--- design/flow/config.mk ---
export PLATFORM = sky130hd
export DESIGN_NAME = MAC_Unit
export DESIGN_NICKNAME = MAC_Unit
export VERILOG_FILES = /design/flow/design.v
export SDC_FILE = /design/flow/constraint.sdc
export NUM_CORES = 4
export LEC_CHECK = 0
export CAP_MARGIN = 20
export CORE_MARGIN = 2
export CORE_UTILIZATION = 64
export SETUP_SLACK_MARGIN = 1.72
export SLEW_MARGIN = 20
--- design/flow/constraint.sdc ---
create_clock -name core_clock -period 6.36 [get_ports {clk}]
set_input_delay 1.2720 -clock core_clock [delete_from_list [all_inputs] [get_ports {clk}]]
set_output_delay 1.2720 -clock core_clock [all_outputs]
set_load 0.01 [all_outputs]
--- design/flow/design.v ---
module MAC_Unit #(parameter WIDTH=32) (
    input logic clk,
    input logic reset,
    input  logic [WIDTH-1:0] a,
    input  logic [WIDTH-1:0] b,
    output logic [WIDTH*2-1:0] result
);
    logic [WIDTH-1:0] a_reg, b_reg;
    logic [WIDTH*2-1:0] mult_result;  
    always_ff@(posedge clk or posedge reset) begin
        if (reset) begin
            a_reg <= '0;
            b_reg <= '0;
            mult_result <= '0;
            result <= '0;
        end else begin
            a_reg <= a;
            b_reg <= b;
            mult_result <= a_reg * b_reg;  
            result <= mult_result + result;  
        end 
    end
endmodule
--- design/flow/run.sh ---
#!/bin/bash
# the make line also repeats each setting of config.mk as NAME=value (left out here)
make -C /OpenROAD-flow-scripts/flow DESIGN_CONFIG=/design/flow/config.mk WORK_HOME=/design/flow/orfs CLKGATE_MAP_FILE= finish
==> impl_metrics.toml, run 1 <==
# flow metrics
[routing]
drc = 0
ant_nets = 0
vias = 31947
first_pass_iters = 7
first_iter_violations = 1980
post_drt_wl_per_cell_um = 20.36
totalWireLength_um = 116400
via_per_inst = 5.588

[synth]
synth_seq_share_pct = 11.45
adder_share_pct = 52.51
ys.flop_type = "dfrtp_1"
ys_types = 76
most_common_cell = "inv_1"
ys_sh_simple_pct = 16.22
ys_cells = 4432
yosys_warnings = 1
syn-cell-area_um2 = 41960
ys_sh_xor_pct = 2.588
common_cells = "inv_1, fa_1, and2_1, nand2_1, ha_1"
synthesis.nets = 5721
synthArstFlopShare_pct = 100.0
ys_ff = 192
synth_chip_area_um2 = 41960
synth.mux.area_fraction_pct = 0.02385
top_cell_area_share_pct = 42.79
top_area_cell = "fa_1"
syn-instance-count = 4432
synth_area_per_cell_um2 = 9.468
logic_family = "adder cells"
synth-edff-count = 0
area_leaders = "fa_1, dfrtp_1, ha_1, and2_1, inv_1"
compound_area_share_pct = 6.923

[worst_hold_path]
hp-start = "mult_result[0]"
hold_class = "reg -> reg"
hold_end = "result[0]"
hold_depth = 1

[placement]
place_congestion = 0.9448
place_ws_ps = -1393
hpwl_um = 92870
io_buffers = 129

[worst_setup_path]
end_kind = "flop"
crit_type = "reg -> reg"
worst-r2r-cell-count = 28
path_delay_family = "adder cells"
cp.buffers_inverters = 8
worstReg2RegEnd = "mult_result[56]"
cp_slowest_cell = "fa_1"
rrSetupSlack_ps = -1150
crit_start = "b_reg[2]"
worst-path-stages = 28
cp-start-kind = "flop"
timing.rr.start = "b_reg[2]"
arrival_ps = 7940
crit_end = "mult_result[56]"
critPathMaxStageDelay_ps = 560
required_ps = 6790
crit_fanout = 6
crit_top_cell = "fa_1"

[final_layout]
syn_to_final_growth_pct = 20.72
fin_nets = 6138

[timing]
setup_slack_ps = -1146
hold_viol_final = 0
fin_crit_ps = 7506
finClkSkew_ps = 22.78
setup_tns_ps = -36080
layout_worst_path_cycle_share_pct = 118.0
holdWs_ps = 490.1
max_freq_mhz = 133.2
slew_viol_final = 0
rsz0062_at_grt = "yes"
setup_violations = 47
tightestPinTransition_ps = 897.1
slew_headroom_pct = 40.20

[grt]
grt.overflow.total = 0
grt_pass1_vias = 34696
grt_pass1_wl_um = 183900
grt_usage_pct = 35.60
grt_start_max_net_pins = 136
antenna_found_initial = 2

[clocking]
cts_buffer_depth = 2
cts.sinks = 192
cts_root_buf = "clkbuf_16"
clkTransAtPathRegs_ps = 90
ctsHtreeMaxLevel = 4
cts_tree = "yes"
clk_latency_ps = 510
holdBufCountCts = 0
cts_buffers = 17

[status]
status = "failed layout checks"
so.violations = "negative setup slack"

[floorplanning]
die_w_um = 260.1
io_pins = 130
die-area_um2 = 67630
rows = 93
core-area_um2 = 64700
fp_util_pct = 64.86
fp.dieH_um = 260.1

[job]
tool_warnings = 34
drv_cap = 0
## final cells by class
| cell class | instances | area, µm² |
|---|---|---|
| well taps | 855 | 1070 |
| inverters | 921 | 3461 |
| diodes | 1 | 2.502 |
| flip-flops and latches | 192 | 4827 |
| fillers | 4379 | 14040 |
| clock buffers | 18 | 439.2 |
| clock inverters | 13 | 143.9 |
| multi-input cells | 3092 | 34490 |
| repair buffers | 625 | 6226 |
## metrics by stage
| stage | instances | cell area [µm²] | utilization (%) |
|---|---|---|---|
| after floorplan | 4432 | 42440 | - |
| after global placement | 5591 | 47490 | 73.41 |
| after detailed placement | 5591 | 47490 | 73.41 |
| after CTS | 5689 | 49710 | 76.83 |
| after global routing | 5716 | 50650 | 78.30 |
| final | 5717 | 50660 | 78.30 |
## timing repair
action / in CTS / in global routing
setup endpoints to repair: 56 / 56
setup buffers: 65 / 25
gates resized: 249 / 183
cloned: 2 / 2
pin swaps: 142 / 141
## metal layers
metal	part of all wire [%]	wire length, µm	track usage (%)	vias to the layer above
met4	5.9	6838	18.43	4
li1	-	-	-	14073
met1	37	42880	43.32	16383
met5	0.020	23	0	-
met2	52	60270	62.08	1120
met3	5.5	6361	4.776	367
==> run 2: changes to the inputs <==
- ABC_AREA: unset -> 1
- CAP_MARGIN: 20 -> 5
- CELL_PAD_IN_SITES_DETAIL_PLACEMENT: unset -> 2
- CELL_PAD_IN_SITES_GLOBAL_PLACEMENT: unset -> 1
- CORE_ASPECT_RATIO: unset -> 0.69
- CORE_MARGIN: 2 -> 6
- CORE_UTILIZATION: 64 -> 40
- PLACE_DENSITY_LB_ADDON: unset -> 0.1
- SETUP_SLACK_MARGIN: 1.72 -> unset
- SLEW_MARGIN: 20 -> 35
- clock period: 6.36 -> 9.19 ns (I/O delays scaled with it)
==> run 2 against run 1 <==
  * The run now finishes clean
  * Area after synthesis grew 12%
  * Register-to-register slack better by 2500 ps
  * Via count increased by 29%
  * Critical endpoint is now mult_result[49]
  * Die size grew 86%
  * Critical path type unchanged
==> impl_metrics.toml, run 2 <==
# flow metrics
[status]
status = "no timing/DRC/antenna violations"

[synth]
common_cells = "nand2_1, inv_1, fa_1, ha_1, nor2_1"
top_area_cell = "fa_1"
most_common_cell = "nand2_1"
synthArstFlopShare_pct = 100.0
compound_area_share_pct = 1.160
synth.mux.area_fraction_pct = 0
syn-instance-count = 6504
ys.flop_type = "dfrtp_1"
ys_sh_simple_pct = 21.83
logic_family = "adder cells"
synth-edff-count = 0
ys_types = 23
ys_cells = 6504
synth_chip_area_um2 = 46930
ys_sh_xor_pct = 1.269
top_cell_area_share_pct = 38.27
synthesis.nets = 7793
synth_seq_share_pct = 10.24
synth_area_per_cell_um2 = 7.215
ys_ff = 192
yosys_warnings = 1
adder_share_pct = 46.96
syn-cell-area_um2 = 46930
area_leaders = "fa_1, nand2_1, inv_1, dfrtp_1, ha_1"

[clocking]
cts.repair.resized = 0
cts.sinks = 192
cts_buffers = 17
clkTransAtPathRegs_ps = 100
cts_tree = "yes"
ctsHtreeMaxLevel = 4
holdBufCountCts = 0
clk_latency_ps = 580
cts_root_buf = "clkbuf_16"
cts_setup_buffers = 0
cts_buffer_depth = 2

[worst_hold_path]
hold_class = "reg -> reg"
hp-start = "mult_result[0]"
hold_depth = 1
hold_end = "result[0]"

[final_layout]
fin_cells = 8080
fin_nets = 7834
syn_to_final_growth_pct = 8.188

[placement]
place_congestion = 0.9437
io_buffers = 129
hpwl_um = 165600
place_inst = 8047

[floorplanning]
die-area_um2 = 125800
die_w_um = 424.3
rows = 103
fp.dieH_um = 296.5
core-area_um2 = 115300
fp_util_pct = 40.69
io_pins = 130

[routing]
drc = 0
ant_nets = 0
totalWireLength_um = 195400
first_pass_iters = 5
via_per_inst = 5.091
vias = 41135
antennaDiodeCount = 0
first_iter_violations = 2405
post_drt_wl_per_cell_um = 24.18

[timing]
hold_viol_final = 0
holdWs_ps = 474.5
tightestPinTransition_ps = 943.4
layout_worst_path_cycle_share_pct = 85.51
setup_tns_ps = 0
max_freq_mhz = 127.3
rsz0062_at_grt = "no"
slew_headroom_pct = 37.11
setup_violations = 0
slew_viol_final = 0
fin_crit_ps = 7858
finClkSkew_ps = 20.60

[grt]
grt_usage_pct = 31.49
grt_start_max_net_pins = 119
antenna_found_initial = 2
grt_pass1_vias = 48601
grt.overflow.total = 0
grt_pass1_wl_um = 297900

[worst_setup_path]
worst-r2r-cell-count = 24
critPathMaxStageDelay_ps = 950
worst-path-stages = 24
timing.rr.start = "a_reg[17]"
rrSetupSlack_ps = 1330
cp_cell_sequence = "buf_4, nand2_1, fa_1, inv_1, fa_1, inv_1, fa_1, fa_1, inv_1, fa_1, fa_1, fa_1, inv_1, fa_1, inv_1, ha_1, nand2_1, inv_1, a21oi_1, o21bai_1, a21oi_1, nand3_1, nand2_1, nand2_1"
path_delay_family = "adder cells"
crit_start = "a_reg[17]"
crit_fanout = 16
crit_type = "reg -> reg"
arrival_ps = 8320
required_ps = 9650
cp-start-kind = "flop"
crit_top_cell = "fa_1"
end_kind = "flop"
cp.buffers_inverters = 7
cp_slowest_cell = "dfrtp_1"
crit_end = "mult_result[49]"
worstReg2RegEnd = "mult_result[49]"

[job]
drv_cap = 0
tool_warnings = 27
[run 2: metal layers]
metal / part of all wire [%] / global-route usage (%)
met5: 0.0061 / 0
met4: 3.3 / 9.783
met3: 5.4 / 4.727
met2: 48 / 53.93
met1: 43 / 41.61
[run 2: layout make-up]
cell class | count | area [µm²]
fillers | 13696 | 64570
flip-flops and latches | 192 | 4833
inverters | 2127 | 7991
repair buffers | 214 | 1962
multi-input cells | 3993 | 33420
clock buffers | 17 | 425.4
clock inverters | 15 | 235.2
well taps | 1522 | 1904
[run 2: per-stage QoR]
| stage | util, % | area, µm² | setup slack (ps) |
|---|---|---|---|
| 2_1_floorplan | - | 46930 | 2125 |
| 3_3_place_gp | 43.40 | 50060 | 1583 |
| 3_5_place_dp | 43.41 | 50070 | 1355 |
| 4_1_cts | 43.98 | 50730 | 1285 |
| 5_1_grt | 44.02 | 50770 | 1155 |
| 6_report | 44.02 | 50770 | 1332 |
==> run 3: changes to the inputs <==
- ABC_AREA: 1 -> unset
- CAP_MARGIN: 5 -> 20
- CELL_PAD_IN_SITES_DETAIL_PLACEMENT: 2 -> unset
- CELL_PAD_IN_SITES_GLOBAL_PLACEMENT: 1 -> unset
- CORE_ASPECT_RATIO: 0.69 -> unset
- CORE_MARGIN: 6 -> 2
- CORE_UTILIZATION: 40 -> 72
- CTS_CLUSTER_DIAMETER: unset -> 33
- PLACE_DENSITY: unset -> 0.35
- PLACE_DENSITY_LB_ADDON: 0.1 -> unset
- SETUP_SLACK_MARGIN: unset -> 2.48
- SLEW_MARGIN: 35 -> 20
- clock period: 9.19 -> 8.96 ns (I/O delays scaled with it)
==> run 3 against run 2 <==
  * Still clean on timing, DRC and antenna
  * First-iteration DRC count grew 8.3%
  * Core utilization increased by 39 points
  * Cell area decreased by 5.2%
  * Critical endpoint is now mult_result[60]
  * Largest cell class unchanged
==> impl_metrics.toml, run 3 <==
# flow metrics
[worst_hold_path]
hold_depth = 1
hold_class = "reg -> reg"
hold_end = "result[0]"
hp-start = "mult_result[0]"

[worst_setup_path]
crit_type = "reg -> reg"
path_delay_family = "adder cells"
worst-r2r-cell-count = 26
arrival_ps = 8200
end_kind = "flop"
crit_end = "mult_result[60]"
crit_start = "b_reg[3]"
worst-path-stages = 26
critPathMaxStageDelay_ps = 650
rrSetupSlack_ps = 1160
cp_slowest_cell = "fa_2"
required_ps = 9370
timing.rr.start = "b_reg[3]"
crit_top_cell = "fa_1"
worstReg2RegEnd = "mult_result[60]"
cp-start-kind = "flop"
cp.buffers_inverters = 6
crit_fanout = 6

[synth]
ys_cells = 4432
top_cell_area_share_pct = 42.79
synth_area_per_cell_um2 = 9.468
area_leaders = "fa_1, dfrtp_1, ha_1, and2_1, inv_1"
synth_chip_area_um2 = 41960
adder_share_pct = 52.51
most_common_cell = "inv_1"
compound_area_share_pct = 6.923
ys.flop_type = "dfrtp_1"
logic_family = "adder cells"
common_cells = "inv_1, fa_1, and2_1, nand2_1, ha_1"
ys_sh_simple_pct = 16.22
synth.mux.area_fraction_pct = 0.02385
synth_seq_share_pct = 11.45
syn-instance-count = 4432
synth-edff-count = 0
top_area_cell = "fa_1"
synthArstFlopShare_pct = 100.0
yosys_warnings = 1
ys_types = 76
syn-cell-area_um2 = 41960
synthesis.nets = 5721
ys_ff = 192
ys_sh_xor_pct = 2.588

[routing]
vias = 32745
first_iter_violations = 2605
first_pass_iters = 5
drc = 0
ant_nets = 0
post_drt_wl_per_cell_um = 23.22
totalWireLength_um = 125700
via_per_inst = 6.048

[timing]
finClkSkew_ps = 16.17
setup_tns_ps = 0
setup_violations = 0
max_freq_mhz = 128.3
hold_viol_final = 0
slew_viol_final = 0
tightestPinTransition_ps = 979.5
layout_worst_path_cycle_share_pct = 87.02
slew_headroom_pct = 34.70
setup_slack_ps = 1163
fin_crit_ps = 7797
rsz0062_at_grt = "yes"

[placement]
io_buffers = 129
place_ws_ps = 704.9
place_congestion = 0.9454
placed_cell_area_um2 = 44340
hpwl_um = 90540
place_inst = 5195

[status]
status = "no timing/DRC/antenna violations"

[floorplanning]
die-area_um2 = 60230
core-area_um2 = 57700
io_pins = 130
fp.dieH_um = 245.4
rows = 88
fp_util_pct = 72.73
die_w_um = 245.4

[clocking]
cts.sinks = 192
cts_buffers = 17
ctsHtreeMaxLevel = 4
cts_buffer_depth = 2
cts_root_buf = "clkbuf_16"
clk_latency_ps = 520
holdBufCountCts = 0
clkTransAtPathRegs_ps = 90
cts_tree = "yes"

[final_layout]
final_cell_area_um2 = 48100
fin_nets = 5924
logic_area_um2 = 34060
seqCellArea_um2 = 4967
fin_cells = 5414
syn_to_final_growth_pct = 14.64
fill_cells = 3482

[grt]
grt.overflow.total = 0
grt_usage_pct = 42.77
antenna_found_initial = 5
grt_pass1_vias = 35269
grt_start_max_net_pins = 70
grt_pass1_wl_um = 192100

[job]
drv_cap = 0
tool_warnings = 31
==> run 3: what timing repair did <==
item                                   CTS  global route
gates resized                          303            95
gates cloned                             1             0
setup endpoints to repair               49            48
endpoints found under the hold margin    0             0
pin swaps                              111            70
setup buffers                          142            43
==> run 3: metrics by stage <==
stage                     hold slack [ps]  util [%]
after floorplan                     443.0         -
after global placement              460.6     76.85
after detailed placement            468.4     76.85
after CTS                           487.5     82.05
after global routing                498.6     83.37
final                               482.5     83.38
==> run 3: metal layers <==
metal	wire [µm]	track usage (%)	vias to the layer above
met5	112	0	-
met2	59760	68.51	1942
met1	42250	50.25	16414
li1	-	-	13665
met3	12260	10.17	718
met4	11320	32.57	6
==> run 3: area by class of cell <==
| cell class | count | area share (%) |
|---|---|---|
| diodes | 1 | 0.005202 |
| clock buffers | 18 | 0.9129 |
| clock inverters | 14 | 0.3563 |
| inverters | 921 | 7.194 |
| multi-input cells | 3092 | 70.81 |
| flip-flops and latches | 192 | 10.33 |
| well taps | 765 | 1.990 |
| repair buffers | 411 | 8.404 |
==> run 4: changes to the inputs <==
- ABC_AREA: unset -> 1
- CAP_MARGIN: 20 -> 0
- CTS_CLUSTER_DIAMETER: 33 -> 305
- CTS_CLUSTER_SIZE: unset -> 42
- PLACE_DENSITY: 0.35 -> 0.64
- SETUP_SLACK_MARGIN: 2.48 -> unset
- clock period: 8.96 -> 6.15 ns (I/O delays scaled with it)
==> run 4 against run 3 <==
  * The flow now stops in 5_1_grt
  * Area after synthesis up 12%
  * Die size up 12%
  * Synthesized cell count up 47%
==> impl_metrics.toml, run 4 <==
# yosys + openroad results
[status]
status = "aborted with a tool error"
haltStage = "5_1_grt"
error_line = "[ERROR GRT-0116] Global routing finished with congestion. Check the congestion regions in the DRC Viewer."

[synth]
ys_cells = 6504
adder_share_pct = 46.96
ys_sh_simple_pct = 21.83
ys_sh_xor_pct = 1.269
logic_family = "adder cells"
top_area_cell = "fa_1"
synthArstFlopShare_pct = 100.0
synth_chip_area_um2 = 46930
yosys_warnings = 1
synth_area_per_cell_um2 = 7.215
area_leaders = "fa_1, nand2_1, inv_1, dfrtp_1, ha_1"
top_cell_area_share_pct = 38.27
ys_ff = 192
most_common_cell = "nand2_1"
compound_area_share_pct = 1.160
syn-instance-count = 6504
ys.flop_type = "dfrtp_1"
common_cells = "nand2_1, inv_1, fa_1, ha_1, nor2_1"
synth.mux.area_fraction_pct = 0
syn-cell-area_um2 = 46930
ys_types = 23
synth-edff-count = 0
synth_seq_share_pct = 10.24
synthesis.nets = 7793

[floorplanning]
die-area_um2 = 67240
io_pins = 130
rows = 93
fp.dieH_um = 259.3
fp_util_pct = 72.80
core-area_um2 = 64460
die_w_um = 259.3

[placement]
placed_cell_area_um2 = 52390
place_congestion = 1.011
place_ws_ps = -668.7
place_inst = 7681
io_buffers = 129
hpwl_um = 129200

[grt]
grt.overflow.total = 381
grt_usage_pct = 70.79

[clocking]
cts_buffers = 17
cts.sinks = 192
cts_buffer_depth = 2
cts_root_buf = "clkbuf_16"
holdBufCountCts = 0
ctsHtreeMaxLevel = 4
run 4: routing by layer:
layer	GRT overflow	GRT usage [%]
met1	8	73.07
met2	239	88.83
met3	10	52.73
met4	124	65.23
met5	0	29.42
run 4: per-stage QoR:
step	utilization, %	hold WS [ps]
floorplan	-	443.0
global placement	81.27	456.3
detailed placement	81.27	477.0
CTS	86.01	500.9
run 4: timing repair:
action                     4_1_cts
gates cloned                     3
setup endpoints to repair       52
resized                        451
pin swaps                      121
setup buffers                   71
==> run 5: changes to the inputs <==
- ABC_AREA: 1 -> unset
- CAP_MARGIN: 0 -> 35
- CELL_PAD_IN_SITES_GLOBAL_PLACEMENT: unset -> 0
- CORE_ASPECT_RATIO: unset -> 0.88
- CORE_UTILIZATION: 72 -> 71
- CTS_CLUSTER_DIAMETER: 305 -> 354
- CTS_CLUSTER_SIZE: 42 -> unset
- GPL_ROUTABILITY_DRIVEN: unset -> 1
- GPL_TIMING_DRIVEN: unset -> 1
- MAX_ROUTING_LAYER: unset -> met4
- MIN_ROUTING_LAYER: unset -> met1
- PLACE_DENSITY: 0.64 -> unset
- PLACE_DENSITY_LB_ADDON: unset -> 0.01
- SETUP_SLACK_MARGIN: unset -> 1.94
- clock period: 6.15 -> 6.77 ns (I/O delays scaled with it)
==> run 5 against run 4 <==
  * Synthesized cell count is 32% lower
  * Area after synthesis down 11%
  * Die size shrank 9.2%
  * Now fails the layout checks on negative setup slack
==> impl_metrics.toml, run 5 <==
# flow metrics
[status]
status = "failed layout checks"
so.violations = "negative setup slack"

[floorplanning]
fp_util_pct = 71.90
fp.dieH_um = 232.1
die_w_um = 263.2
core-area_um2 = 58360
io_pins = 130
rows = 83
die-area_um2 = 61070

[placement]
io_buffers = 129
place_congestion = 0.9728
place_ws_ps = -861.8
hpwl_um = 91550

[final_layout]
syn_to_final_growth_pct = 17.84
fin_nets = 6073
seqCellArea_um2 = 4823
fill_cells = 3279
logic_area_um2 = 34200

[timing]
slew_headroom_pct = 43.98
rsz0062_at_grt = "yes"
fin_crit_ps = 7658
layout_worst_path_cycle_share_pct = 113.1
setup_violations = 40
max_freq_mhz = 130.6
finClkSkew_ps = 33.84
tightestPinTransition_ps = 840.3
setup_slack_ps = -888.4
slew_viol_final = 0
hold_viol_final = 0

[synth]
ys_sh_simple_pct = 16.22
synth_area_per_cell_um2 = 9.468
top_cell_area_share_pct = 42.79
synthesis.nets = 5721
adder_share_pct = 52.51
syn-instance-count = 4432
yosys_warnings = 1
synth.mux.area_fraction_pct = 0.02385
area_leaders = "fa_1, dfrtp_1, ha_1, and2_1, inv_1"
common_cells = "inv_1, fa_1, and2_1, nand2_1, ha_1"
most_common_cell = "inv_1"
top_area_cell = "fa_1"
ys_ff = 192
ys_cells = 4432
synth-edff-count = 0
ys_sh_xor_pct = 2.588
compound_area_share_pct = 6.923
syn-cell-area_um2 = 41960
synthArstFlopShare_pct = 100.0
ys_types = 76
synth_chip_area_um2 = 41960
ys.flop_type = "dfrtp_1"
logic_family = "adder cells"
synth_seq_share_pct = 11.45

[worst_hold_path]
hold_end = "result[0]"
hold_class = "reg -> reg"
hold_depth = 1
hp-start = "mult_result[0]"

[grt]
grt_pass1_wl_um = 184000
grt_pass1_vias = 35158
grt_start_max_net_pins = 90
antenna_found_initial = 0
grt_usage_pct = 40.36
grt.overflow.total = 0

[routing]
totalWireLength_um = 117600
ant_nets = 0
top_layer = "met4"
route.layer.met1.wl_um = 42170
vias = 32815
first_pass_iters = 5
wl_met3_um = 9361
via_per_inst = 5.900
wl_met2_um = 58680
first_iter_violations = 2786
post_drt_wl_per_cell_um = 21.14
drc = 0
antennaDiodeCount = 0

[worst_setup_path]
cp_slowest_cell = "fa_2"
required_ps = 7190
cp.buffers_inverters = 9
cp-start-kind = "flop"
crit_start = "a_reg[11]"
crit_top_cell = "fa_1"
crit_fanout = 6
path_delay_family = "adder cells"
critPathMaxStageDelay_ps = 580
worst-path-stages = 29
rrSetupSlack_ps = -890
timing.rr.start = "a_reg[11]"
arrival_ps = 8080
worstReg2RegEnd = "mult_result[60]"
crit_end = "mult_result[60]"
worst-r2r-cell-count = 29
end_kind = "flop"
crit_type = "reg -> reg"

[clocking]
cts_root_buf = "clkbuf_16"
ctsHtreeMaxLevel = 4
cts_buffers = 17
holdBufCountCts = 0
clk_latency_ps = 540
cts.sinks = 192
cts_buffer_depth = 2
clkTransAtPathRegs_ps = 110
cts_tree = "yes"

[job]
drv_cap = 0
tool_warnings = 29
[run 5: metal layers]
metal	GRT usage [%]	up-vias
li1	-	13941
met1	49.09	16547
met2	66.85	1761
met3	6.023	566
met4	19.84	0
met5	-	-
[run 5: cell type report]
type,count,share of cell area [%]
sequential,192,9.754
clock buffer,20,0.9235
clock inverter,12,0.2404
timing repair buffer,560,10.98
tap,765,1.936
inverter,921,6.999
multi-input combinational,3092,69.17
[run 5: through the flow]
stage | util [%] | hold slack (ps) | setup TNS (ps) | instances | area (µm²)
CTS | 83.20 | 478.6 | -15620 | 5530 | 48560
detailed placement | 80.66 | 460.0 | -17680 | 5467 | 47070
finish | 84.73 | 475.3 | -22630 | 5562 | 49450
floorplan | - | 443.0 | -917.7 | 4432 | 42440
global route | 84.73 | 504.2 | -27720 | 5562 | 49450
global placement | 80.66 | 455.8 | -15590 | 5467 | 47070
[run 5: timing repair]
item                       CTS  global route
gates resized              143           159
setup endpoints to repair   55            55
pin swaps                   63            98
setup buffers               31            30
cloned                       0             2
==> run 6: changes to the inputs <==
- CAP_MARGIN: 35 -> 30
- CELL_PAD_IN_SITES_GLOBAL_PLACEMENT: 0 -> unset
- CORE_ASPECT_RATIO: 0.88 -> unset
- CORE_UTILIZATION: 71 -> 72
- CTS_CLUSTER_DIAMETER: 354 -> unset
- GPL_ROUTABILITY_DRIVEN: 1 -> unset
- GPL_TIMING_DRIVEN: 1 -> unset
- MAX_ROUTING_LAYER: met4 -> unset
- MIN_ROUTING_LAYER: met1 -> unset
- PLACE_DENSITY: unset -> 0.37
- PLACE_DENSITY_LB_ADDON: 0.01 -> unset
- SETUP_SLACK_MARGIN: 1.94 -> 0.61
- clock period: 6.77 -> 7.07 ns (I/O delays scaled with it)
==> run 6 against run 5 <==
  * Still fails the layout checks on negative setup slack
  * Global-route usage grew 0.65 points
  * Die size fell by 1.4%
  * Routed wire length is 1.3% higher
  * Area after synthesis unchanged
  * Core utilization grew 0.65 points
  * First-iteration DRC count shrank 16%
  * Critical path type unchanged
  * Critical endpoint is now mult_result[30]
  * Highest routed layer unchanged
==> impl_metrics.toml, run 6 <==
# flow metrics
[status]
status = "failed layout checks"
so.violations = "negative setup slack"

[clocking]
ctsHtreeMaxLevel = 4
cts.sinks = 192
clk_latency_ps = 530
cts_root_buf = "clkbuf_16"
cts_buffer_depth = 2
cts_tree = "yes"
cts_buffers = 17
clkTransAtPathRegs_ps = 90

[worst_setup_path]
critPathMaxStageDelay_ps = 550
end_kind = "flop"
worstReg2RegEnd = "mult_result[30]"
timing.rr.start = "a_reg[14]"
cp-start-kind = "flop"
required_ps = 7470
crit_top_cell = "fa_1"
crit_type = "reg -> reg"
worst-path-stages = 31
arrival_ps = 8040
rrSetupSlack_ps = -570
cp_slowest_cell = "fa_1"
crit_fanout = 6
path_delay_family = "adder cells"
crit_end = "mult_result[30]"
crit_start = "a_reg[14]"
cp.buffers_inverters = 11
worst-r2r-cell-count = 31

[synth]
syn-instance-count = 4432
synth_area_per_cell_um2 = 9.468
area_leaders = "fa_1, dfrtp_1, ha_1, and2_1, inv_1"
syn-cell-area_um2 = 41960
synth_seq_share_pct = 11.45
most_common_cell = "inv_1"
compound_area_share_pct = 6.923
synth_chip_area_um2 = 41960
top_cell_area_share_pct = 42.79
ys.flop_type = "dfrtp_1"
ys_sh_simple_pct = 16.22
synth-edff-count = 0
adder_share_pct = 52.51
ys_sh_xor_pct = 2.588
logic_family = "adder cells"
ys_cells = 4432
top_area_cell = "fa_1"
synth.mux.area_fraction_pct = 0.02385
yosys_warnings = 1
synthArstFlopShare_pct = 100.0
ys_ff = 192
ys_types = 76
common_cells = "inv_1, fa_1, and2_1, nand2_1, ha_1"
synthesis.nets = 5721

[job]
drv_cap = 0
tool_warnings = 34

[worst_hold_path]
hold_depth = 1
hold_class = "reg -> reg"
hold_end = "result[0]"
hp-start = "mult_result[0]"

[timing]
hold_viol_final = 0
rsz0062_at_grt = "yes"
finClkSkew_ps = 26.24
slew_headroom_pct = 53.08
layout_worst_path_cycle_share_pct = 108.1
tightestPinTransition_ps = 694.4
setup_tns_ps = -10800
fin_crit_ps = 7645
setup_violations = 30
setup_slack_ps = -574.6
max_freq_mhz = 130.8
slew_viol_final = 0

[grt]
grt_start_max_net_pins = 103
antenna_found_initial = 2
grtUsageMet2_pct = 69.23
grt_usage_pct = 41.00
top_usage_layer = "met2"
grt_pass1_wl_um = 187800
met1_usage_pct = 47.93
met3_usage_pct = 7.465
grt_pass1_vias = 35915
grt.overflow.total = 0

[placement]
hpwl_um = 93320
io_buffers = 129
place_congestion = 0.9623
place_ws_ps = -530.3

[routing]
ant_nets = 0
first_pass_iters = 6
vias = 32877
post_drt_wl_per_cell_um = 21.47
first_iter_violations = 2351
via_per_inst = 5.922
totalWireLength_um = 119200
drc = 0

[floorplanning]
rows = 88
die-area_um2 = 60230
fp_util_pct = 72.73
fp.dieH_um = 245.4
die_w_um = 245.4
io_pins = 130
core-area_um2 = 57700

[final_layout]
seqCellArea_um2 = 4820
fill_cells = 3175
fin_nets = 6063
syn_to_final_growth_pct = 17.39
logic_area_um2 = 34050
==> run 6: metal layers <==
metal / wire length, µm / part of all wire [%]
met1: 40280 / 34
met2: 59340 / 50
met3: 9275 / 7.8
met4: 10300 / 8.6
met5: 0 / 0
==> run 6: repair_timing <==
action	CTS	global route
setup buffers	41	12
gates cloned	1	1
resized	186	107
setup endpoints to repair	45	46
pin swaps	100	63
hold buffers	0	0
hold endpoints to repair	0	0
==> run 6: metrics by stage <==
stage | utilization (%) | cells | hold WS (ps) | instance area, µm²
6_report | 85.38 | 5552 | 481.8 | 49260
5_1_grt | 85.37 | 5551 | 518.0 | 49260
4_1_cts | 84.42 | 5537 | 486.8 | 48710
3_5_place_dp | 81.46 | 5464 | 464.0 | 47000
3_3_place_gp | 81.46 | 5464 | 454.9 | 47000
2_1_floorplan | - | 4432 | 443.0 | 42290
==> run 6: layout make-up <==
| class | instances | area share [%] |
|---|---|---|
| Antenna cell | 1 | 0.005080 |
| Clock buffer | 18 | 0.8712 |
| Clock inverter | 13 | 0.2515 |
| Inverter | 921 | 7.026 |
| Multi-Input combinational cell | 3092 | 69.13 |
| Sequential cell | 192 | 9.784 |
| Tap cell | 765 | 1.943 |
| Timing Repair Buffer | 550 | 10.99 |
==> run 7: changes to the inputs <==
- CAP_MARGIN: 30 -> 20
- CELL_PAD_IN_SITES_GLOBAL_PLACEMENT: unset -> 1
- CORE_MARGIN: 2 -> 8
- CORE_UTILIZATION: 72 -> 62
- GPL_TIMING_DRIVEN: unset -> 0
- PLACE_DENSITY: 0.37 -> unset
- PLACE_DENSITY_LB_ADDON: unset -> 0.26
- SETUP_SLACK_MARGIN: 0.61 -> unset
- clock period: 7.07 -> 6.83 ns (I/O delays scaled with it)
==> run 7 against run 6 <==
  * Sequential share of layout area grew 0.22 points
  * Critical endpoint is now mult_result[63]
  * Non-clock buffer count shrank 77
  * Critical path type unchanged
  * Register-to-register slack lost 460 ps
  * Cell area shrank 1.6%
  * Still fails the layout checks on negative setup slack
==> impl_metrics.toml, run 7 <==
# flow metrics
[routing]
top_layer = "met5"
wl_met3_um = 16250
wl_met2_um = 67930
first_pass_iters = 8
drc = 0
route.layer.met1.wl_um = 51490
via_per_inst = 6.034
totalWireLength_um = 150000
first_iter_violations = 3014
vias = 33829
post_drt_wl_per_cell_um = 26.76
ant_nets = 0

[timing]
layout_worst_path_cycle_share_pct = 115.2
setup_tns_ps = -22440
setup_slack_ps = -1038
finClkSkew_ps = 23.66
tightestPinTransition_ps = 963.3
max_freq_mhz = 127.1
setup_violations = 39
fin_crit_ps = 7868
slew_headroom_pct = 35.78
slew_viol_final = 0
rsz0062_at_grt = "yes"
hold_viol_final = 0
holdWs_ps = 484.3

[final_layout]
fill_cells = 5209
fin_nets = 5986
logic_area_um2 = 33700
utilization_pct = 72.31
fin_cells = 5606
seqCellArea_um2 = 4851
syn_to_final_growth_pct = 15.52

[synth]
logic_family = "adder cells"
syn-instance-count = 4432
synth_chip_area_um2 = 41960
ys.flop_type = "dfrtp_1"
synth_area_per_cell_um2 = 9.468
yosys_warnings = 1
synthesis.nets = 5721
synth_seq_share_pct = 11.45
common_cells = "inv_1, fa_1, and2_1, nand2_1, ha_1"
ys_cells = 4432
synth.mux.area_fraction_pct = 0.02385
synth-edff-count = 0
synthArstFlopShare_pct = 100.0
most_common_cell = "inv_1"
compound_area_share_pct = 6.923
ys_types = 76
ys_sh_simple_pct = 16.22
top_cell_area_share_pct = 42.79
adder_share_pct = 52.51
ys_ff = 192
area_leaders = "fa_1, dfrtp_1, ha_1, and2_1, inv_1"
ys_sh_xor_pct = 2.588
top_area_cell = "fa_1"
syn-cell-area_um2 = 41960

[worst_hold_path]
hp-start = "mult_result[0]"
hold_class = "reg -> reg"
hold_depth = 1
hold_end = "result[0]"

[clocking]
cts_buffer_depth = 2
cts_tree = "yes"
cts_buffers = 17
holdBufCountCts = 0
clk_latency_ps = 530
clkTransAtPathRegs_ps = 100
ctsHtreeMaxLevel = 4
cts.sinks = 192
cts_root_buf = "clkbuf_16"

[floorplanning]
io_pins = 130
fp.dieH_um = 276.2
fp_util_pct = 62.59
rows = 95
die-area_um2 = 76260
die_w_um = 276.2
core-area_um2 = 67040

[worst_setup_path]
required_ps = 7280
crit_top_cell = "fa_1"
path_delay_family = "adder cells"
crit_type = "reg -> reg"
worst-path-stages = 27
timing.rr.start = "b_reg[12]"
cp.buffers_inverters = 7
worstReg2RegEnd = "mult_result[63]"
worst-r2r-cell-count = 27
rrSetupSlack_ps = -1040
crit_end = "mult_result[63]"
end_kind = "flop"
arrival_ps = 8310
cp_slowest_cell = "fa_2"
cp-start-kind = "flop"
crit_fanout = 10
critPathMaxStageDelay_ps = 610
crit_start = "b_reg[12]"

[job]
tool_warnings = 29
drv_cap = 0

[placement]
place_congestion = 1.028
place_inst = 5436
hpwl_um = 117400
io_buffers = 129

[grt]
grt_pass1_wl_um = 220800
grt_start_max_net_pins = 84
grt.overflow.total = 0
antenna_found_initial = 16
grt_usage_pct = 39.43
grt_pass1_vias = 35793

[status]
status = "failed layout checks"
so.violations = "negative setup slack"
run 7: metrics by stage:
stage | area [µm²] | worst slack (ps)
3_5_place_dp | 44700 | -1838
2_1_floorplan | 42260 | -119.6
4_1_cts | 47700 | -896.8
5_1_grt | 48420 | -1130
6_report | 48480 | -1038
3_3_place_gp | 44640 | -2178
run 7: routing by layer:
metal / vias to the layer above / track usage [%]
met5: - / 0
met4: 4 / 30.46
met3: 772 / 11.47
met2: 2127 / 60.92
met1: 17107 / 46.31
li1: 13819 / -
run 7: area by class of cell:
type	instances	area share, %
Multi-Input combinational cell	3092	69.52
Sequential cell	192	10.01
Inverter	921	7.147
Timing Repair Buffer	252	4.940
Buffer	221	4.762
Tap cell	873	2.253
Clock buffer	18	0.8853
Clock inverter	14	0.3717
Antenna cell	23	0.1187
run 7: repair_timing:
item	CTS	global route
gates resized	476	168
cloned	1	0
pin swaps	102	88
endpoints found under the setup margin	47	44
buffers inserted	86	36
==> run 8: changes to the inputs <==
- CORE_MARGIN: 8 -> 6
- CORE_UTILIZATION: 62 -> 40
- GPL_TIMING_DRIVEN: 0 -> unset
- PLACE_DENSITY_LB_ADDON: 0.26 -> unset
- clock period: 6.83 -> 9.0 ns (I/O delays scaled with it)
==> run 8 against run 7 <==
  * The run now finishes clean
  * Fmax decreased by 7.4%
  * First-iteration DRC count decreased by 51%
  * Worst hold slack lost 11 ps
  * Core utilization down 28 points
  * Cell area fell by 5.7%
  * Worst setup slack gained 1500 ps
  * Die size up 48%
  * Routed wire length is 17% lower
  * Non-clock buffer count decreased by 223
==> impl_metrics.toml, run 8 <==
# flow metrics
[synth]
syn-cell-area_um2 = 41960
synth-edff-count = 0
ys_types = 76
synthArstFlopShare_pct = 100.0
adder_share_pct = 52.51
ys_cells = 4432
ys.flop_type = "dfrtp_1"
synthesis.nets = 5721
area_leaders = "fa_1, dfrtp_1, ha_1, and2_1, inv_1"
syn-instance-count = 4432
synth_area_per_cell_um2 = 9.468
synth.mux.area_fraction_pct = 0.02385
most_common_cell = "inv_1"
compound_area_share_pct = 6.923
logic_family = "adder cells"
top_cell_area_share_pct = 42.79
ys_sh_xor_pct = 2.588
top_area_cell = "fa_1"
ys_ff = 192
ys_sh_simple_pct = 16.22
synth_chip_area_um2 = 41960
synth_seq_share_pct = 11.45
common_cells = "inv_1, fa_1, and2_1, nand2_1, ha_1"
yosys_warnings = 1

[worst_setup_path]
critPathMaxStageDelay_ps = 830
crit_fanout = 14
timing.rr.start = "b_reg[10]"
crit_end = "mult_result[60]"
worst-r2r-cell-count = 26
cp_slowest_cell = "dfrtp_1"
path_delay_family = "adder cells"
worstReg2RegEnd = "mult_result[60]"
crit_type = "reg -> reg"
cp-start-kind = "flop"
end_kind = "flop"
crit_start = "b_reg[10]"
arrival_ps = 8900
worst-path-stages = 26
rrSetupSlack_ps = 510
required_ps = 9410
cp.buffers_inverters = 6
crit_top_cell = "fa_1"

[placement]
hpwl_um = 103900
io_buffers = 129
placed_cell_area_um2 = 45110
place_ws_ps = 538.4
place_congestion = 0.8289
place_inst = 5835

[floorplanning]
io_pins = 130
rows = 118
fp.dieH_um = 335.9
die_w_um = 335.9
fp_util_pct = 40.43
core-area_um2 = 103800
die-area_um2 = 112800

[timing]
finClkSkew_ps = 26.00
holdWs_ps = 473.0
slew_headroom_pct = 26.92
hold_viol_final = 0
rsz0062_at_grt = "no"
setup_slack_ps = 505.7
setup_violations = 0
setup_tns_ps = 0
layout_worst_path_cycle_share_pct = 94.38
slew_viol_final = 0
tightestPinTransition_ps = 1096
fin_crit_ps = 8494
max_freq_mhz = 117.7

[clocking]
holdBufCountCts = 0
cts_buffer_depth = 2
cts_buffers = 17
cts_tree = "yes"
ctsHtreeMaxLevel = 4
clk_latency_ps = 540
cts_setup_buffers = 0
clkTransAtPathRegs_ps = 90
cts.sinks = 192
cts.repair.resized = 0
cts_root_buf = "clkbuf_16"

[grt]
grt_pass1_wl_um = 195500
grt.overflow.total = 0
grt_pass1_vias = 32769
antenna_found_initial = 6
grt_usage_pct = 22.78
grt_start_max_net_pins = 79

[final_layout]
seqCellArea_um2 = 4812
fill_cells = 10325
fin_cells = 5867
logic_area_um2 = 32840
fin_nets = 5763
syn_to_final_growth_pct = 8.930
utilization_pct = 44.04
final_cell_area_um2 = 45710

[routing]
drc = 0
totalWireLength_um = 125200
post_drt_wl_per_cell_um = 21.35
vias = 29388
first_pass_iters = 7
antennaDiodeCount = 0
first_iter_violations = 1471
via_per_inst = 5.009
ant_nets = 0

[job]
tool_warnings = 26
drv_cap = 0

[status]
status = "no timing/DRC/antenna violations"

[worst_hold_path]
hold_class = "reg -> reg"
hp-start = "mult_result[0]"
hold_end = "result[0]"
hold_depth = 1
-- run 8: layout make-up --
type	instances	share of cell area (%)
clock buffer	18	0.9389
inverter	921	7.579
multi-input combinational	3092	71.85
sequential	192	10.53
clock inverter	14	0.3750
tap	1380	3.777
timing repair buffer	250	4.949
-- run 8: metal layers --
| layer | GRT usage (%) | part of all wire [%] | up-vias |
|---|---|---|---|
| met5 | 0 | 0 | - |
| met3 | 2.551 | 2.7 | 150 |
| met4 | 7.014 | 3.4 | 0 |
| met2 | 41.67 | 53 | 486 |
| met1 | 28.30 | 41 | 15432 |
| li1 | - | - | 13320 |
==> run 9: changes to the inputs <==
- CAP_MARGIN: 20 -> 35
- CORE_ASPECT_RATIO: unset -> 1.28
- CORE_MARGIN: 6 -> 2
- CORE_UTILIZATION: 40 -> 24
- CTS_CLUSTER_DIAMETER: unset -> 277
- CTS_CLUSTER_SIZE: unset -> 97
- GPL_ROUTABILITY_DRIVEN: unset -> 1
- GPL_TIMING_DRIVEN: unset -> 1
- MAX_ROUTING_LAYER: unset -> met4
- MIN_ROUTING_LAYER: unset -> met1
- PLACE_DENSITY: unset -> 0.73
- SLEW_MARGIN: 20 -> 0
- clock period: 9.0 -> 8.31 ns (I/O delays scaled with it)
==> run 9 against run 8 <==
  * Still clean on timing, DRC and antenna
  * First-iteration DRC count shrank 2.7%
  * Routed wire length shrank 5.2%
  * Synthesized cell count is the same
  * Cell area grew 3.0%
  * Clock skew grew 22 ps
  * Cell count grew 15%
  * Critical path type unchanged
  * Critical endpoint unchanged
==> impl_metrics.toml, run 9 <==
# flow metrics
[synth]
ys_ff = 192
most_common_cell = "inv_1"
syn-instance-count = 4432
common_cells = "inv_1, fa_1, and2_1, nand2_1, ha_1"
compound_area_share_pct = 6.923
synth_area_per_cell_um2 = 9.468
synthesis.nets = 5721
synth_seq_share_pct = 11.45
adder_share_pct = 52.51
ys_types = 76
synth_chip_area_um2 = 41960
ys.flop_type = "dfrtp_1"
ys_cells = 4432
ys_sh_xor_pct = 2.588
top_area_cell = "fa_1"
synth-edff-count = 0
ys_sh_simple_pct = 16.22
synthArstFlopShare_pct = 100.0
area_leaders = "fa_1, dfrtp_1, ha_1, and2_1, inv_1"
logic_family = "adder cells"
syn-cell-area_um2 = 41960
yosys_warnings = 1
top_cell_area_share_pct = 42.79
synth.mux.area_fraction_pct = 0.02385

[timing]
rsz0062_at_grt = "yes"
setup_tns_ps = 0
fin_crit_ps = 7998
slew_viol_final = 0
setup_violations = 0
hold_viol_final = 0
setup_slack_ps = 311.8
slew_headroom_pct = 37.60
max_freq_mhz = 125.0
finClkSkew_ps = 47.52
holdWs_ps = 469.9
layout_worst_path_cycle_share_pct = 96.25
tightestPinTransition_ps = 923.4

[floorplanning]
fp_util_pct = 24.17
die_w_um = 373.6
rows = 173
fp.dieH_um = 477.1
core-area_um2 = 173600
die-area_um2 = 178200
io_pins = 130

[routing]
via_per_inst = 4.398
first_iter_violations = 1432
post_drt_wl_per_cell_um = 17.52
totalWireLength_um = 118700
first_pass_iters = 5
ant_nets = 0
drc = 0
vias = 29794

[final_layout]
fill_cells = 18532
logic_area_um2 = 32880
syn_to_final_growth_pct = 12.21
fin_nets = 5772
seqCellArea_um2 = 4837
fin_cells = 6774
final_cell_area_um2 = 47090
utilization_pct = 27.12

[worst_setup_path]
end_kind = "flop"
cp-start-kind = "flop"
required_ps = 8740
crit_fanout = 18
crit_start = "b_reg[6]"
path_delay_family = "adder cells"
critPathMaxStageDelay_ps = 580
cp_slowest_cell = "dfrtp_4"
crit_type = "reg -> reg"
crit_top_cell = "fa_1"
worst-r2r-cell-count = 27
cp.buffers_inverters = 7
crit_end = "mult_result[60]"
timing.rr.start = "b_reg[6]"
arrival_ps = 8430
worstReg2RegEnd = "mult_result[60]"
worst-path-stages = 27
rrSetupSlack_ps = 310

[clocking]
cts_buffers = 17
cts_buffer_depth = 2
cts_root_buf = "clkbuf_16"
clk_latency_ps = 590
ctsHtreeMaxLevel = 4
holdBufCountCts = 0
clkTransAtPathRegs_ps = 80
cts_setup_buffers = 0
cts_tree = "yes"
cts.sinks = 192

[grt]
grt_pass1_wl_um = 187600
grt_pass1_vias = 32657
antenna_found_initial = 5
grt_usage_pct = 14.06
grt_start_max_net_pins = 121
grt.overflow.total = 0

[worst_hold_path]
hp-start = "mult_result[0]"
hold_end = "result[0]"
hold_class = "reg -> reg"
hold_depth = 1

[placement]
hpwl_um = 101400
place_congestion = 0.8725
io_buffers = 129
place_ws_ps = 65.45
place_inst = 6739
placed_cell_area_um2 = 46380

[job]
drv_cap = 0
tool_warnings = 30

[status]
status = "no timing/DRC/antenna violations"
==> run 9: repair_timing <==
action / CTS / global route
endpoints found under the hold margin: 0 / 0
setup endpoints to repair: 0 / 17
resized: 0 / 27
==> run 9: area by class of cell <==
cell class,instances,share of cell area [%]
multi-input combinational,3092,69.83
sequential,192,10.27
inverter,921,7.358
tap,2275,6.045
timing repair buffer,259,5.150
clock buffer,19,0.9619
clock inverter,13,0.3693
antenna,3,0.01594
==> run 9: per-layer routing <==
| metal | track usage (%) | routed length, µm | up-vias |
|---|---|---|---|
| li1 | - | - | 13360 |
| met1 | 15.79 | 45490 | 15678 |
| met2 | 25.46 | 64890 | 594 |
| met3 | 1.611 | 3872 | 162 |
| met4 | 5.323 | 4438 | 0 |
| met5 | - | 0 | - |
==> run 10: changes to the inputs <==
- ABC_AREA: unset -> 1
- CELL_PAD_IN_SITES_GLOBAL_PLACEMENT: 1 -> 0
- CORE_MARGIN: 2 -> 10
- CTS_CLUSTER_DIAMETER: 277 -> 354
- CTS_CLUSTER_SIZE: 97 -> 39
- GPL_ROUTABILITY_DRIVEN: 1 -> 0
- GPL_TIMING_DRIVEN: 1 -> 0
- HOLD_SLACK_MARGIN: unset -> -0.02
- MIN_ROUTING_LAYER: met1 -> met2
- PLACE_DENSITY: 0.73 -> unset
- PLACE_DENSITY_LB_ADDON: unset -> 0.01
- SETUP_SLACK_MARGIN: unset -> 1.01
- SLEW_MARGIN: 0 -> 40
- TNS_END_PERCENT: unset -> 80
- clock period: 8.31 -> 10.7 ns (I/O delays scaled with it)
==> run 10 against run 9 <==
  * Sequential cell count stayed put
  * Core utilization is 0.071 points higher
  * Via count is 89% higher
  * Register-to-register slack better by 1600 ps
  * Critical path type unchanged
  * Clock skew is 5.8 ps higher
==> impl_metrics.toml, run 10 <==
# flow metrics
[grt]
antenna_found_initial = 3
grt_start_max_net_pins = 63
grt_usage_pct = 36.12
grt_pass1_vias = 64287
grt.overflow.total = 0
grt_pass1_wl_um = 338700

[floorplanning]
die_w_um = 410.8
rows = 183
die-area_um2 = 213800
core-area_um2 = 194400
fp.dieH_um = 520.3
fp_util_pct = 24.14
io_pins = 130

[timing]
max_freq_mhz = 114.2
fin_crit_ps = 8759
tightestPinTransition_ps = 955.7
setup_violations = 0
slew_viol_final = 0
hold_viol_final = 0
holdWs_ps = 478.7
rsz0062_at_grt = "no"
finClkSkew_ps = 53.36
layout_worst_path_cycle_share_pct = 81.86
setup_tns_ps = 0
setup_slack_ps = 1941
slew_headroom_pct = 36.29

[clocking]
cts.repair.resized = 0
cts_setup_buffers = 0
cts_tree = "yes"
clkTransAtPathRegs_ps = 80
cts_buffers = 25
clk_latency_ps = 630
cts.sinks = 192
cts_root_buf = "clkbuf_16"
holdBufCountCts = 0
ctsHtreeMaxLevel = 4
cts_buffer_depth = 3

[worst_setup_path]
arrival_ps = 9240
crit_fanout = 10
rrSetupSlack_ps = 1940
worstReg2RegEnd = "mult_result[58]"
cp.buffers_inverters = 5
path_delay_family = "adder cells"
worst-path-stages = 24
worst-r2r-cell-count = 24
crit_end = "mult_result[58]"
cp_slowest_cell = "dfrtp_2"
crit_top_cell = "fa_1"
end_kind = "flop"
crit_start = "a_reg[5]"
cp_cell_sequence = "clkbuf_2, nand2_1, fa_1, fa_1, fa_1, fa_1, fa_1, inv_1, fa_1, fa_1, inv_1, fa_1, inv_1, ha_1, nand2_1, nand2_1, inv_1, nand2_1, a21oi_1, nand3_1, nand2_1, nand3_1, nand2_1, nand2_1"
crit_type = "reg -> reg"
timing.rr.start = "a_reg[5]"
required_ps = 11180
critPathMaxStageDelay_ps = 750
cp-start-kind = "flop"

[job]
drv_cap = 0
tool_warnings = 26

[final_layout]
fill_cells = 21800
logic_area_um2 = 33420
seqCellArea_um2 = 4806
fin_cells = 9310
utilization_pct = 27.20
syn_to_final_growth_pct = 12.65
fin_nets = 7966

[synth]
ys.flop_type = "dfrtp_1"
logic_family = "adder cells"
top_cell_area_share_pct = 38.27
compound_area_share_pct = 1.160
ys_types = 23
synth_area_per_cell_um2 = 7.215
ys_ff = 192
ys_cells = 6504
synthesis.nets = 7793
ys_sh_xor_pct = 1.269
synth_seq_share_pct = 10.24
most_common_cell = "nand2_1"
syn-cell-area_um2 = 46930
top_area_cell = "fa_1"
area_leaders = "fa_1, nand2_1, inv_1, dfrtp_1, ha_1"
synth-edff-count = 0
synth.mux.area_fraction_pct = 0
ys_sh_simple_pct = 21.83
synth_chip_area_um2 = 46930
synthArstFlopShare_pct = 100.0
adder_share_pct = 46.96
common_cells = "nand2_1, inv_1, fa_1, ha_1, nor2_1"
yosys_warnings = 1
syn-instance-count = 6504

[routing]
drc = 0
totalWireLength_um = 247900
post_drt_wl_per_cell_um = 26.63
first_iter_violations = 9721
via_per_inst = 6.038
vias = 56211
first_pass_iters = 8
ant_nets = 0

[worst_hold_path]
hold_class = "reg -> reg"
hp-start = "mult_result[0]"
hold_depth = 1
hold_end = "result[0]"

[placement]
hpwl_um = 199500
place_inst = 9239
io_buffers = 129
place_ws_ps = 2393

[status]
status = "no timing/DRC/antenna violations"
[run 10: per-stage QoR]
stage / instance area [µm²]
floorplan: 46930
global placement: 51460
detailed placement: 52040
CTS: 52750
global route: 52790
finish: 52870
[run 10: routing by layer]
| metal | part of all wire [%] | up-vias | wire length (µm) | GRT usage [%] |
|---|---|---|---|---|
| met5 | 0 | - | 0 | - |
| met3 | 41 | 1517 | 100500 | 46.24 |
| met2 | 51 | 16186 | 127500 | 43.68 |
| met4 | 8.0 | 0 | 19910 | 3.648 |
| li1 | - | 18236 | - | - |
| met1 | 0 | 20272 | 0 | - |
[run 10: final cells by class]
| type | instances | share of cell area [%] |
|---|---|---|
| diodes | 37 | 0.1751 |
| plain buffers | 192 | 1.782 |
| clock buffers | 28 | 1.243 |
| clock inverters | 5 | 0.1089 |
| inverters | 2127 | 15.12 |
| multi-input cells | 3993 | 63.22 |
| flip-flops and latches | 192 | 9.091 |
| well taps | 2590 | 6.130 |
| repair buffers | 146 | 3.134 |
==> run 11: changes to the inputs <==
- ABC_AREA: 1 -> unset
- CAP_MARGIN: 35 -> 20
- CELL_PAD_IN_SITES_GLOBAL_PLACEMENT: 0 -> unset
- CORE_ASPECT_RATIO: 1.28 -> unset
- CORE_MARGIN: 10 -> 2
- CORE_UTILIZATION: 24 -> 40
- CTS_CLUSTER_DIAMETER: 354 -> unset
- CTS_CLUSTER_SIZE: 39 -> 22
- HOLD_SLACK_MARGIN: -0.02 -> unset
- MAX_ROUTING_LAYER: met4 -> unset
- MIN_ROUTING_LAYER: met2 -> unset
- PLACE_DENSITY_LB_ADDON: 0.01 -> unset
- SETUP_SLACK_MARGIN: 1.01 -> unset
- SLEW_MARGIN: 40 -> 20
- TNS_END_PERCENT: 80 -> unset
- clock period: 10.7 -> 7.13 ns (I/O delays scaled with it)
==> run 11 against run 10 <==
  * The layout now fails its checks (negative setup slack)
  * Die size fell by 50%
  * Routed wire length down 40%
  * Synthesized cell count shrank 32%
  * Sequential cell count stayed put
  * Clock skew shrank 37 ps
  * Cell area fell by 6.5%
  * Count of clock-buffer cells in the layout decreased by 9
  * Critical path type unchanged
  * Highest routed layer is now met5
==> impl_metrics.toml, run 11 <==
# flow metrics
[status]
status = "failed layout checks"
so.violations = "negative setup slack"

[worst_setup_path]
end_kind = "flop"
crit_top_cell = "fa_1"
arrival_ps = 8260
worstReg2RegEnd = "mult_result[63]"
crit_end = "mult_result[63]"
cp.buffers_inverters = 5
critPathMaxStageDelay_ps = 630
worst-r2r-cell-count = 25
required_ps = 7570
path_delay_family = "adder cells"
crit_start = "b_reg[2]"
timing.rr.start = "b_reg[2]"
cp_slowest_cell = "fa_2"
worst-path-stages = 25
cp-start-kind = "flop"
crit_fanout = 6
rrSetupSlack_ps = -690
crit_type = "reg -> reg"

[final_layout]
syn_to_final_growth_pct = 17.83
utilization_pct = 47.64
fill_cells = 9722
fin_nets = 6002

[synth]
logic_family = "adder cells"
yosys_warnings = 1
syn-cell-area_um2 = 41960
most_common_cell = "inv_1"
compound_area_share_pct = 6.923
synth-edff-count = 0
ys_cells = 4432
top_area_cell = "fa_1"
synth_chip_area_um2 = 41960
top_cell_area_share_pct = 42.79
adder_share_pct = 52.51
synthesis.nets = 5721
synth_seq_share_pct = 11.45
synthArstFlopShare_pct = 100.0
ys_types = 76
area_leaders = "fa_1, dfrtp_1, ha_1, and2_1, inv_1"
ys.flop_type = "dfrtp_1"
synth_area_per_cell_um2 = 9.468
ys_sh_xor_pct = 2.588
syn-instance-count = 4432
synth.mux.area_fraction_pct = 0.02385
ys_ff = 192
common_cells = "inv_1, fa_1, and2_1, nand2_1, ha_1"
ys_sh_simple_pct = 16.22

[floorplanning]
fp.dieH_um = 327.9
core-area_um2 = 103800
rows = 118
die-area_um2 = 107500
io_pins = 130
die_w_um = 327.9
fp_util_pct = 40.43

[placement]
place_ws_ps = -1852
hpwl_um = 118300
io_buffers = 129

[worst_hold_path]
hold_class = "reg -> reg"
hp-start = "mult_result[0]"
hold_end = "result[0]"
hold_depth = 1

[clocking]
cts_buffers = 17
cts.sinks = 192
cts_tree = "yes"
cts_root_buf = "clkbuf_16"
ctsHtreeMaxLevel = 4
holdBufCountCts = 0
clkTransAtPathRegs_ps = 80
cts_buffer_depth = 2
clk_latency_ps = 540

[timing]
hold_viol_final = 0
rsz0062_at_grt = "yes"
slew_headroom_pct = 34.33
tightestPinTransition_ps = 971.7
max_freq_mhz = 127.9
slew_viol_final = 0
setup_violations = 33
setup_slack_ps = -687.5
finClkSkew_ps = 16.21
layout_worst_path_cycle_share_pct = 109.6
fin_crit_ps = 7818

[routing]
drc = 0
post_drt_wl_per_cell_um = 24.43
ant_nets = 0
first_pass_iters = 5
first_iter_violations = 2839
totalWireLength_um = 149300
vias = 32680
via_per_inst = 5.349

[grt]
grt_start_max_net_pins = 76
grt.overflow.total = 0
grt_usage_pct = 28.38
antenna_found_initial = 9
grt_pass1_vias = 34715
grt_pass1_wl_um = 220900

[job]
tool_warnings = 30
drv_cap = 0
-- run 11: per-stage QoR --
step / hold WS, ps / instance area, µm² / std cells / setup TNS (ps)
after global placement: 449.5 / 44990 / 5941 / -502980
after floorplan: 443.0 / 41970 / 4432 / -17.49
after global routing: 478.5 / 49440 / 6107 / -18700
final: 464.0 / 49450 / 6110 / -12990
after CTS: 470.8 / 48600 / 6068 / -10350
after detailed placement: 452.3 / 45050 / 5943 / -53110
-- run 11: cell type report --
class | count | area (µm²) | share of cell area (%)
antenna | 4 | 10.01 | 0.02024
tap | 1380 | 1727 | 3.492
timing repair buffer | 274 | 2656 | 5.372
inverter | 921 | 3468 | 7.014
clock inverter | 13 | 115.1 | 0.2328
multi-input combinational | 3092 | 33900 | 68.56
sequential | 192 | 4855 | 9.818
clock buffer | 19 | 442.9 | 0.8958
buffer | 215 | 2272 | 4.595
-- run 11: timing repair --
item	4_1_cts	5_1_grt
gates resized	618	183
buffers inserted	106	47
gates cloned	1	0
endpoints found under the setup margin	45	39
pin swaps	135	112
-- run 11: routing by layer --
| layer | global-route usage [%] | vias to the layer above | routed length (µm) |
|---|---|---|---|
| li1 | - | 13842 | - |
| met1 | 35.17 | 16676 | 55370 |
| met2 | 44.14 | 1650 | 67070 |
| met3 | 6.938 | 508 | 14600 |
| met4 | 18.78 | 4 | 12200 |
| met5 | 0 | - | 21 |
==> run 12: changes to the inputs <==
- CORE_UTILIZATION: 40 -> 66
- CTS_CLUSTER_SIZE: 22 -> 98
- GPL_ROUTABILITY_DRIVEN: 0 -> unset
- GPL_TIMING_DRIVEN: 0 -> unset
- clock period: 7.13 -> 7.41 ns (I/O delays scaled with it)
==> run 12 against run 11 <==
  * Sequential cell count is the same
  * Largest cell class unchanged
  * Critical path type unchanged
  * Highest routed layer unchanged
  * The layout still fails its checks (negative setup slack)
  * Non-clock buffer count increased by 14
  * Die size fell by 39%
==> impl_metrics.toml, run 12 <==
# flow metrics
[status]
status = "failed layout checks"
so.violations = "negative setup slack"

[synth]
synth-edff-count = 0
area_leaders = "fa_1, dfrtp_1, ha_1, and2_1, inv_1"
ys_cells = 4432
most_common_cell = "inv_1"
ys_sh_xor_pct = 2.588
synth_seq_share_pct = 11.45
synth.mux.area_fraction_pct = 0.02385
synthesis.nets = 5721
ys_ff = 192
compound_area_share_pct = 6.923
synth_chip_area_um2 = 41960
syn-instance-count = 4432
ys.flop_type = "dfrtp_1"
logic_family = "adder cells"
top_cell_area_share_pct = 42.79
yosys_warnings = 1
ys_types = 76
adder_share_pct = 52.51
synth_area_per_cell_um2 = 9.468
common_cells = "inv_1, fa_1, and2_1, nand2_1, ha_1"
top_area_cell = "fa_1"
ys_sh_simple_pct = 16.22
synthArstFlopShare_pct = 100.0
syn-cell-area_um2 = 41960

[timing]
hold_viol_final = 0
rsz0062_at_grt = "yes"
setup_violations = 9
tightestPinTransition_ps = 934.5
holdWs_ps = 477.0
setup_slack_ps = -137.3
fin_crit_ps = 7547
slew_headroom_pct = 37.70
max_freq_mhz = 132.5
slew_viol_final = 0
finClkSkew_ps = 31.56
layout_worst_path_cycle_share_pct = 101.9

[worst_setup_path]
crit_start = "b_reg[5]"
cp_slowest_cell = "fa_1"
cp-start-kind = "flop"
crit_end = "mult_result[59]"
crit_type = "reg -> reg"
crit_fanout = 7
rrSetupSlack_ps = -140
crit_top_cell = "fa_1"
worstReg2RegEnd = "mult_result[59]"
timing.rr.start = "b_reg[5]"
cp.buffers_inverters = 7
worst-r2r-cell-count = 25
arrival_ps = 8010
end_kind = "flop"
path_delay_family = "adder cells"
worst-path-stages = 25
critPathMaxStageDelay_ps = 570
required_ps = 7870

[floorplanning]
rows = 92
die_w_um = 256.2
fp.dieH_um = 256.2
fp_util_pct = 66.64
core-area_um2 = 62970
die-area_um2 = 65610
io_pins = 130

[placement]
place_inst = 5513
place_congestion = 0.9303
io_buffers = 129
placed_cell_area_um2 = 46580
hpwl_um = 93890

[grt]
grt.overflow.total = 0
grt_pass1_wl_um = 185500
antenna_found_initial = 1
grt_start_max_net_pins = 75
grt_pass1_vias = 34279
grt_usage_pct = 36.83

[clocking]
cts_buffers = 17
cts_buffer_depth = 2
cts_root_buf = "clkbuf_16"
clk_latency_ps = 530
ctsHtreeMaxLevel = 4
cts.sinks = 192
clkTransAtPathRegs_ps = 100
cts_tree = "yes"

[final_layout]
syn_to_final_growth_pct = 15.84
fin_cells = 5588
utilization_pct = 77.20
final_cell_area_um2 = 48610
fin_nets = 6016

[routing]
via_per_inst = 5.674
vias = 31706
first_iter_violations = 2236
first_pass_iters = 5
totalWireLength_um = 115600
ant_nets = 0
drc = 0
post_drt_wl_per_cell_um = 20.69

[worst_hold_path]
hold_class = "reg -> reg"
hp-start = "mult_result[0]"
hold_depth = 1
hold_end = "result[0]"

[job]
tool_warnings = 30
drv_cap = 0
## run 12: per-layer routing
layer,vias up,track usage (%),wire [µm]
met5,-,0,16
met4,2,18.18,6774
met3,372,6.397,7719
li1,13849,-,-
met1,16229,46.34,43590
met2,1254,61.90,57500
## run 12: final cells by class
| class | instances | area (µm²) |
|---|---|---|
| inverter | 921 | 3465 |
| antenna | 2 | 5.005 |
| timing repair buffer | 503 | 4964 |
| sequential | 192 | 4823 |
| fill | 4412 | 14360 |
| clock inverter | 15 | 180.2 |
| tap | 846 | 1059 |
| clock buffer | 17 | 425.4 |
| multi-input combinational | 3092 | 33690 |
## run 12: timing repair
item | 4_1_cts | 5_1_grt
setup endpoints to repair | 22 | 27
pin swaps | 88 | 130
gates cloned | 3 | 1
buffers inserted | 21 | 22
hold buffers | 0 | 0
gates resized | 91 | 162
## run 12: through the flow
step / setup WS [ps] / TNS, ps
detailed placement: -423.6 / -4267
global route: -345.8 / -3552
floorplan: 194.1 / 0
CTS: -135.3 / -768.3
global placement: -309.3 / -3184
finish: -137.3 / -642.3
